==> trial 69: inputs <==
==> flow/design.v (excerpt) <==
module top(
    input rst, clk,
    input [11:0] ar, ai, br, bi,
    output [23:0] Pi, Pr
);
make LEC_CHECK=0 ABC_AREA=1 CAP_MARGIN=20 CORE_MARGIN=2 CORE_UTILIZATION=72 CTS_CLUSTER_DIAMETER=46 CTS_CLUSTER_SIZE=72 PLACE_DENSITY_LB_ADDON=0.26 SLEW_MARGIN=20 finish   # period 5.9 ns
run.sh (not shown) runs the stock make flow with config.mk's settings and CLKGATE_MAP_FILE=.
==> trial 33: changes against trial 69 <==
- CORE_UTILIZATION: 72 -> 69
- CTS_CLUSTER_DIAMETER: 46 -> 336
- CTS_CLUSTER_SIZE: 72 -> 96
- PLACE_DENSITY: not set -> 0.37
- PLACE_DENSITY_LB_ADDON: 0.26 -> not set
==> flow/constraint.sdc (replaced) <==
create_clock -name core_clock -period 3.86 [get_ports {clk}]
set_input_delay 0.7720 -clock core_clock [delete_from_list [all_inputs] [get_ports {clk}]]
set_output_delay 0.7720 -clock core_clock [all_outputs]
set_load 0.01 [all_outputs]
==> trial 15: changes against trial 69 <==
- ABC_AREA: 1 -> not set
- CORE_UTILIZATION: 72 -> 66
- CTS_CLUSTER_DIAMETER: 46 -> not set
- CTS_CLUSTER_SIZE: 72 -> not set
- PLACE_DENSITY_LB_ADDON: 0.26 -> not set
==> flow/constraint.sdc (replaced) <==
create_clock -name core_clock -period 5.48 [get_ports {clk}]
set_input_delay 1.0960 -clock core_clock [delete_from_list [all_inputs] [get_ports {clk}]]
set_output_delay 1.0960 -clock core_clock [all_outputs]
set_load 0.01 [all_outputs]
==> results <==
- Trial 15 produced a layout that fails on negative setup slack. Trial 33 did not get past global routing (5_1_grt), error GRT-0232. Trial 69 produced a layout that fails on negative setup slack.
- Clock skew: trial 15 is higher than trial 69 (3.7 ps).
- Synthesized cell count: trial 15 is smaller than trial 69 (about 23%).
- Of trial 69 and trial 15, trial 15 has the higher worst hold slack (gap 53 ps).
- Die area: trial 15 is smaller than trial 33 (about 1.8%).
- Synthesized area is the same in trial 33 and trial 69.
- In critical path depth, trial 69 and trial 15 do not differ.
- In trial 15 the cell count is lower than in trial 69, by 14%.
- In trial 15 the register-to-register slack is worse than in trial 69, by 1100 ps.


==> job 7158: inputs <==
==> flow/design.v <==
module control_unit(
    input clk, rst,
    output reg a_sel, b_sel, PP1_CE, PP2_CE, add, PR_CE, PI_CE
);
    parameter S1 = 3'b001,
              S2 = 3'b010,
              S3 = 3'b011,
              S4 = 3'b100,
              S5 = 3'b101;
    reg [2:0] state, next;
    always @(posedge clk or posedge rst) begin
        if (rst)
            state <= S1;
        else
            state <= next;
    end
    always @(*) begin
        next = S1;
        PP1_CE = 0;
        PP2_CE = 0;
        add = 0;
        PR_CE = 0;
        PI_CE = 0;
        a_sel = 0;
        b_sel = 0;
        case (state) 
            S1: begin
					if(!rst)
                next = S2;
                PP1_CE = 1;
            end
            S2: begin
                next = S3;
                a_sel = 1;
                b_sel = 1;					 
                PP2_CE = 1;
            end
            S3: begin
                next = S4;
                b_sel = 1;
                PP1_CE = 1;					
                add = 1;
                PR_CE = 1;
            end
            S4: begin
                next = S5;
                a_sel = 1;
                PP2_CE = 1;
            end
            S5: begin
                next = S1;
                PI_CE = 1;
            end
        endcase
    end
endmodule
module datapath(
    input clk, rst,
    input a_sel, b_sel, PP1_CE, PP2_CE, add, PR_CE, PI_CE,
    input [11:0] ar, ai, br, bi,
    output reg [23:0] Pr, Pi
);
    wire [11:0] a_mux, b_mux;
    reg [23:0] PP1, PP2, PPs;
    wire [23:0] pro;
    assign a_mux = a_sel ? ai : ar;
    assign b_mux = b_sel ? bi : br;
    assign pro = a_mux * b_mux;  
    always @(posedge clk or posedge rst) begin
        if (rst) begin
            PP1 <= 0;
            PP2 <= 0;
        end else begin
            if (PP1_CE) 
                PP1 <= pro;
            if (PP2_CE) 
                PP2 <= pro;
        end
    end
    always @(*) begin
        if (!add)
            PPs = PP1 + PP2;
        else
            PPs = PP1 - PP2;
    end
    always @(posedge clk or posedge rst) begin
        if (rst) begin
            Pr <= 0;
            Pi <= 0;
        end else begin
            if (PR_CE) 
                Pr <= PPs;
            if (PI_CE) 
                Pi <= PPs;
        end
    end
endmodule
module top(
    input rst, clk,
    input [11:0] ar, ai, br, bi,
    output [23:0] Pi, Pr
);
    wire PP1_CE, PP2_CE, a_sel, b_sel, add, PI_CE, PR_CE;
    control_unit uut1(
        .clk(clk),
        .rst(rst),
        .a_sel(a_sel),
        .b_sel(b_sel),
        .PP1_CE(PP1_CE),
        .PP2_CE(PP2_CE),
        .add(add),
        .PR_CE(PR_CE),
        .PI_CE(PI_CE)
    );
    datapath uut2(
        .clk(clk),
        .rst(rst),
        .a_sel(a_sel),
        .b_sel(b_sel),
        .PP1_CE(PP1_CE),
        .PP2_CE(PP2_CE),
        .add(add),
        .PR_CE(PR_CE),
        .PI_CE(PI_CE),
        .ar(ar),
        .ai(ai),
        .br(br),
        .bi(bi),
        .Pr(Pr),
        .Pi(Pi)
    );
endmodule
==> flow/run.sh <==
#!/bin/bash
# the make line also repeats each setting of config.mk as NAME=value (left out here)
make -C /OpenROAD-flow-scripts/flow DESIGN_CONFIG=/design/flow/config.mk WORK_HOME=/design/flow/orfs CLKGATE_MAP_FILE= finish
==> flow/config.mk <==
export PLATFORM = sky130hd
export DESIGN_NAME = top
export DESIGN_NICKNAME = top
export VERILOG_FILES = /design/flow/design.v
export SDC_FILE = /design/flow/constraint.sdc
export NUM_CORES = 4
export LEC_CHECK = 0
export ABC_AREA = 1
export CAP_MARGIN = 20
export CELL_PAD_IN_SITES_GLOBAL_PLACEMENT = 0
export CORE_MARGIN = 2
export CORE_UTILIZATION = 72
export PLACE_DENSITY_LB_ADDON = 0.02
export SETUP_SLACK_MARGIN = 0.33
export SLEW_MARGIN = 20
export TNS_END_PERCENT = 55
==> flow/constraint.sdc <==
create_clock -name core_clock -period 2.24 [get_ports {clk}]
set_input_delay 0.4480 -clock core_clock [delete_from_list [all_inputs] [get_ports {clk}]]
set_output_delay 0.4480 -clock core_clock [all_outputs]
set_load 0.01 [all_outputs]
==> job 7451 (differences from job 7158) <==
CELL_PAD_IN_SITES_GLOBAL_PLACEMENT = not set   (was 0)
CTS_CLUSTER_DIAMETER = 46   (was not set)
CTS_CLUSTER_SIZE = 41   (was not set)
PLACE_DENSITY_LB_ADDON = 0.26   (was 0.02)
SETUP_SLACK_MARGIN = not set   (was 0.33)
TNS_END_PERCENT = not set   (was 55)
==> flow/constraint.sdc (replaced) <==
create_clock -name core_clock -period 5.4 [get_ports {clk}]
set_input_delay 1.0800 -clock core_clock [delete_from_list [all_inputs] [get_ports {clk}]]
set_output_delay 1.0800 -clock core_clock [all_outputs]
set_load 0.01 [all_outputs]
==> job 7076 (differences from job 7158) <==
ABC_AREA = not set   (was 1)
CELL_PAD_IN_SITES_GLOBAL_PLACEMENT = not set   (was 0)
CORE_UTILIZATION = 40   (was 72)
PLACE_DENSITY_LB_ADDON = not set   (was 0.02)
SETUP_SLACK_MARGIN = not set   (was 0.33)
TNS_END_PERCENT = not set   (was 55)
==> flow/constraint.sdc (replaced) <==
create_clock -name core_clock -period 7.0 [get_ports {clk}]
set_input_delay 1.4000 -clock core_clock [delete_from_list [all_inputs] [get_ports {clk}]]
set_output_delay 1.4000 -clock core_clock [all_outputs]
set_load 0.01 [all_outputs]
==> job 3655 (differences from job 7158) <==
ABC_AREA = not set   (was 1)
CELL_PAD_IN_SITES_GLOBAL_PLACEMENT = not set   (was 0)
CORE_UTILIZATION = 17   (was 72)
PLACE_DENSITY_LB_ADDON = not set   (was 0.02)
SETUP_SLACK_MARGIN = not set   (was 0.33)
TNS_END_PERCENT = not set   (was 55)
==> flow/constraint.sdc (replaced) <==
create_clock -name core_clock -period 7.64 [get_ports {clk}]
set_input_delay 1.5280 -clock core_clock [delete_from_list [all_inputs] [get_ports {clk}]]
set_output_delay 1.5280 -clock core_clock [all_outputs]
set_load 0.01 [all_outputs]
==> summary of the runs <==
Job 7451 never finished: it broke off in global routing (5_1_grt) with DPL-0038. Job 3655 completed with no timing, DRC or antenna violations. Job 7158 failed in clock tree synthesis (4_1_cts), error DPL-0038. Job 7076 completed with no timing, DRC or antenna violations. In job 3655 the via count is smaller than in job 7076, by 0.78%. Critical path depth: job 7076 is higher than job 3655 (1). Between job 3655 and job 7076, the lower first-iteration DRC count is in job 3655 (gap about 20%, measured against job 7076). Of job 7076 and job 3655, job 7076 has the higher non-clock buffer count (gap 35).
==> figures <==
                                                 job 7076        job 3655                  job 7451                        job 7158
Total number of tap cells                             335             837                         -                               -
Pre-CTS WS                                       0.149 ns        0.120 ns                 -0.734 ns                        -3.37 ns
R2R setup slack                                   0.88 ns         0.67 ns                         -                               -
Hold Path Stages                                        0               2                         -                               -
Outcome                                    finished clean  finished clean            did not finish                  did not finish
Last stage reached                                      -               -  global routing (5_1_grt)  clock tree synthesis (4_1_cts)
Launching point of the worst reg2reg path   uut1.state[2]   uut1.state[2]                         -                               -
Clock buffer count from CTS                             9               9                         9                               -
Layout Cells excl Fill                               1675            2142                         -                               -
Multi-input combinational cell area            7310 sq um      7310 sq um                         -                               -
